## run A
Design median, start of the top module:
module median
#(
    parameter MEM_DATA_WIDTH = 32,
    parameter LUT_ADDR_WIDTH = 10,  
    parameter MEM_ADDR_WIDTH = 10,  
    parameter PIXEL_DATA_WIDTH = 8,
    parameter IMG_WIDTH  = 320,
    parameter IMG_HEIGHT = 320
)(
    input clk,  
    input rst_n,  
    input [31:0] word0,
    input [31:0] word1,
    input [31:0] word2,
    output [PIXEL_DATA_WIDTH-1:0] pixel1,
    output [PIXEL_DATA_WIDTH-1:0] pixel2,
    output [PIXEL_DATA_WIDTH-1:0] pixel3,
    output [PIXEL_DATA_WIDTH-1:0] pixel4,
    output [LUT_ADDR_WIDTH-1:0] raddr_a,
    output [LUT_ADDR_WIDTH-1:0] raddr_b,
    output [LUT_ADDR_WIDTH-1:0] raddr_c,
    output [MEM_ADDR_WIDTH-1:0] waddr
);
    wire [PIXEL_DATA_WIDTH-1:0] x2_y1;
    wire [PIXEL_DATA_WIDTH-1:0] x2_y0;
    wire [PIXEL_DATA_WIDTH-1:0] x2_ym1;
    wire [PIXEL_DATA_WIDTH-1:0] x1_y1;
    wire [PIXEL_DATA_WIDTH-1:0] x1_y0;
    wire [PIXEL_DATA_WIDTH-1:0] x1_ym1;
    wire [PIXEL_DATA_WIDTH-1:0] x0_y1;
    wire [PIXEL_DATA_WIDTH-1:0] x0_y0;
    wire [PIXEL_DATA_WIDTH-1:0] x0_ym1;
    wire [PIXEL_DATA_WIDTH-1:0] xm1_y1;
    wire [PIXEL_DATA_WIDTH-1:0] xm1_y0;
    wire [PIXEL_DATA_WIDTH-1:0] xm1_ym1;
    assign x2_y1   = word0[PIXEL_DATA_WIDTH-1:0];
    assign x2_y0   = word1[PIXEL_DATA_WIDTH-1:0];
    assign x2_ym1  = word2[PIXEL_DATA_WIDTH-1:0];
    assign x1_y1   = word0[(PIXEL_DATA_WIDTH*2)-1:PIXEL_DATA_WIDTH];
    assign x1_y0   = word1[(PIXEL_DATA_WIDTH*2)-1:PIXEL_DATA_WIDTH];
    assign x1_ym1  = word2[(PIXEL_DATA_WIDTH*2)-1:PIXEL_DATA_WIDTH];
    assign x0_y1   = word0[(PIXEL_DATA_WIDTH*3)-1:(PIXEL_DATA_WIDTH*2)];
    assign x0_y0   = word1[(PIXEL_DATA_WIDTH*3)-1:(PIXEL_DATA_WIDTH*2)];
    assign x0_ym1  = word2[(PIXEL_DATA_WIDTH*3)-1:(PIXEL_DATA_WIDTH*2)];
  ...
Size in the first run: ~3,600 cells after synthesis, about 130 flip-flops, ~170 I/O pins.
make LEC_CHECK=0 ABC_AREA=1 CAP_MARGIN=15 CELL_PAD_IN_SITES_GLOBAL_PLACEMENT=1 CORE_MARGIN=2 CORE_UTILIZATION=40 CTS_CLUSTER_DIAMETER=181 MAX_ROUTING_LAYER=met4 MIN_ROUTING_LAYER=met1 SETUP_SLACK_MARGIN=5.0 SLEW_MARGIN=20 finish   # period 30.0 ns
run.sh (not shown) runs the stock make flow with config.mk's settings and CLKGATE_MAP_FILE=.
Here is what was changed in the inputs of run B compared with run A.
- changing CAP_MARGIN from 15 to 20
- setting CORE_ASPECT_RATIO to 0.71 for the first time
- removing CELL_PAD_IN_SITES_GLOBAL_PLACEMENT (formerly 1)
- changing CORE_UTILIZATION from 40 to 22
- removing SETUP_SLACK_MARGIN (formerly 5.0)
- removing MIN_ROUTING_LAYER (formerly met1)
- setting CTS_CLUSTER_SIZE to 100 for the first time
- removing MAX_ROUTING_LAYER (formerly met4)
- changing CTS_CLUSTER_DIAMETER from 181 to 184
[summary]
- Relative to run A, wire length the detailed router placed on met1 increased by 3400 µm in run B.
- Run B vs run A on violation tally from detailed-route iteration zero: run B is the higher one.
- Between run A and run B, worst-case setup margin in the final layout decreased.
- On clock distribution area overhead in the final layout, run A and run B are basically level.
- Routed wire in run B totals more than in run A.
- In the reports for run A and run B, the smaller routing usage on met3 belongs to run A.
- Compared with run A, in run B final non-filler cell area did not really move; layout overhead on the synthesized area went down.
- On number of multi-input combinational cells in the layout, run A and run B are basically level.
Here is what was changed in the inputs of run C compared with run B.
- swapping 0.71 for 0.5 in CORE_ASPECT_RATIO
- swapping 22 for 44 in CORE_UTILIZATION
- putting TNS_END_PERCENT at 5 where nothing was set
Notes after the runs:
- Top achievable clock speed improves in run C relative to run B.
- For count of inserted tapcells, dividing the value from run C by the value from run B gives 0.51.
- Run C vs run B: via total after detailed routing down slightly
- Layout overhead on the synthesized area: run B and run C compared, lower one is run C

Starting RTL as in the previous note.
==> flow/config.mk <==
export PLATFORM = sky130hd
export DESIGN_NAME = median
export DESIGN_NICKNAME = median
export VERILOG_FILES = /design/flow/design.v
export SDC_FILE = /design/flow/constraint.sdc
export NUM_CORES = 4
export LEC_CHECK = 0
export CAP_MARGIN = 20
export CORE_MARGIN = 2
export CORE_UTILIZATION = 72
export CTS_CLUSTER_DIAMETER = 95
export CTS_CLUSTER_SIZE = 14
export PLACE_DENSITY = 0.66
export SETUP_SLACK_MARGIN = -0.33
export SLEW_MARGIN = 20
==> flow/constraint.sdc <==
create_clock -name core_clock -period 23.7 [get_ports {clk}]
set_input_delay 4.7400 -clock core_clock [delete_from_list [all_inputs] [get_ports {clk}]]
set_output_delay 4.7400 -clock core_clock [all_outputs]
set_load 0.01 [all_outputs]
The baseline failed in 5_1_grt.
==> next run, changes <==
Settings changed: CORE_UTILIZATION 72 to 39, CTS_CLUSTER_DIAMETER 95 to 184, CTS_CLUSTER_SIZE 14 to 100, PLACE_DENSITY 0.66 to default, SETUP_SLACK_MARGIN -0.33 to default.
Clock period 23.7 ns to 30.0 ns, I/O delays scaled along.
Result:
- The changed run went through all stages and came out clean
- area after synthesis does not change
- die area grows by about 80%
- synthesized cell count stays the same

median again, from the RTL that the note above started with.
// median
module median
#(
    parameter MEM_DATA_WIDTH = 32,
    parameter LUT_ADDR_WIDTH = 10,  
    parameter MEM_ADDR_WIDTH = 10,  
    parameter PIXEL_DATA_WIDTH = 8,
    parameter IMG_WIDTH  = 320,
    parameter IMG_HEIGHT = 320
)(
    input clk,  
    input rst_n,  
    input [31:0] word0,
    input [31:0] word1,
    input [31:0] word2,
    output [PIXEL_DATA_WIDTH-1:0] pixel1,
    output [PIXEL_DATA_WIDTH-1:0] pixel2,
    output [PIXEL_DATA_WIDTH-1:0] pixel3,
    output [PIXEL_DATA_WIDTH-1:0] pixel4,
    output [LUT_ADDR_WIDTH-1:0] raddr_a,
    output [LUT_ADDR_WIDTH-1:0] raddr_b,
    output [LUT_ADDR_WIDTH-1:0] raddr_c,
    output [MEM_ADDR_WIDTH-1:0] waddr
);
    wire [PIXEL_DATA_WIDTH-1:0] x2_y1;
    wire [PIXEL_DATA_WIDTH-1:0] x2_y0;
    wire [PIXEL_DATA_WIDTH-1:0] x2_ym1;
    wire [PIXEL_DATA_WIDTH-1:0] x1_y1;
    wire [PIXEL_DATA_WIDTH-1:0] x1_y0;
    wire [PIXEL_DATA_WIDTH-1:0] x1_ym1;
    wire [PIXEL_DATA_WIDTH-1:0] x0_y1;
    wire [PIXEL_DATA_WIDTH-1:0] x0_y0;
    wire [PIXEL_DATA_WIDTH-1:0] x0_ym1;
    wire [PIXEL_DATA_WIDTH-1:0] xm1_y1;
    wire [PIXEL_DATA_WIDTH-1:0] xm1_y0;
    wire [PIXEL_DATA_WIDTH-1:0] xm1_ym1;
    assign x2_y1   = word0[PIXEL_DATA_WIDTH-1:0];
    assign x2_y0   = word1[PIXEL_DATA_WIDTH-1:0];
    assign x2_ym1  = word2[PIXEL_DATA_WIDTH-1:0];
    assign x1_y1   = word0[(PIXEL_DATA_WIDTH*2)-1:PIXEL_DATA_WIDTH];
    assign x1_y0   = word1[(PIXEL_DATA_WIDTH*2)-1:PIXEL_DATA_WIDTH];
    assign x1_ym1  = word2[(PIXEL_DATA_WIDTH*2)-1:PIXEL_DATA_WIDTH];
    assign x0_y1   = word0[(PIXEL_DATA_WIDTH*3)-1:(PIXEL_DATA_WIDTH*2)];
    assign x0_y0   = word1[(PIXEL_DATA_WIDTH*3)-1:(PIXEL_DATA_WIDTH*2)];
  ...
==> flow/config.mk <==
export PLATFORM = sky130hd
export DESIGN_NAME = median
export DESIGN_NICKNAME = median
export VERILOG_FILES = /design/flow/design.v
export SDC_FILE = /design/flow/constraint.sdc
export NUM_CORES = 4
export LEC_CHECK = 0
export CAP_MARGIN = 20
export CORE_ASPECT_RATIO = 1.76
export CORE_MARGIN = 6
export CORE_UTILIZATION = 23
export CTS_CLUSTER_DIAMETER = 89
export CTS_CLUSTER_SIZE = 10
export GPL_ROUTABILITY_DRIVEN = 1
export GPL_TIMING_DRIVEN = 0
export HOLD_SLACK_MARGIN = -0.02
export MIN_ROUTING_LAYER = met2
export PLACE_DENSITY = 0.81
export SLEW_MARGIN = 15
==> flow/constraint.sdc <==
create_clock -name core_clock -period 46.9 [get_ports {clk}]
set_input_delay 9.3800 -clock core_clock [delete_from_list [all_inputs] [get_ports {clk}]]
set_output_delay 9.3800 -clock core_clock [all_outputs]
set_load 0.01 [all_outputs]
Next try:
Settings changed: CORE_ASPECT_RATIO 1.76 to default, CORE_MARGIN 6 to 2, CORE_UTILIZATION 23 to 40, CTS_CLUSTER_DIAMETER 89 to default, CTS_CLUSTER_SIZE 10 to default, GPL_ROUTABILITY_DRIVEN 1 to default, GPL_TIMING_DRIVEN 0 to default, HOLD_SLACK_MARGIN -0.02 to default, MIN_ROUTING_LAYER met2 to default, PLACE_DENSITY 0.81 to default, SLEW_MARGIN 15 to 20.
Clock period 46.9 ns to 29.3 ns, I/O delays scaled along.
Non-clock buffer count decreases by 41.
Global-route usage increases by 0.17 points.
Flip-flop count does not change.
Design area decreases by a few percent.
Via count decreases by a quarter to a third.
Next try:
Settings changed: ABC_AREA from default to 1, CORE_UTILIZATION 40 to 72, CTS_CLUSTER_DIAMETER from default to 400, CTS_CLUSTER_SIZE from default to 93.
Clock period 29.3 ns to 12.4 ns, I/O delays scaled along.
After rerunning: Now the flow did not get past detailed placement. Area after synthesis is lower by 4.5%. Die area drops by 46%. Synthesized cell count increases by 15%.
Next try:
Settings changed: ABC_AREA 1 to default, CTS_CLUSTER_DIAMETER 400 to default, CTS_CLUSTER_SIZE 93 to default, PLACE_DENSITY from default to 0.66, SETUP_SLACK_MARGIN from default to -1.43.
Clock period 12.4 ns to 23.7 ns, I/O delays scaled along.
=>
- The new run completed and failed the layout checks on capacitance limit, slew limit, setup timing
- die area grows by 4.7%
- synthesized area grows by 4.8%
- synthesized cell count shrinks by 13%
Next try:
Settings changed: CORE_UTILIZATION 72 to 58, PLACE_DENSITY 0.66 to default, SETUP_SLACK_MARGIN -1.43 to default.
Clock period 23.7 ns to 16.2 ns, I/O delays scaled along.
Result: The new run aborted during global routing, error GRT-0116. Area after synthesis does not change. Die area rises by a quarter to a third. Synthesized cell count stays the same.
Next try:
Settings changed: CORE_UTILIZATION 58 to 41.
Clock period 16.2 ns to 29.3 ns, I/O delays scaled along.
=>
- This time the run completed with no timing, DRC or antenna violations
- area after synthesis stays the same
- die area climbs by 41%
- synthesized cell count is unchanged
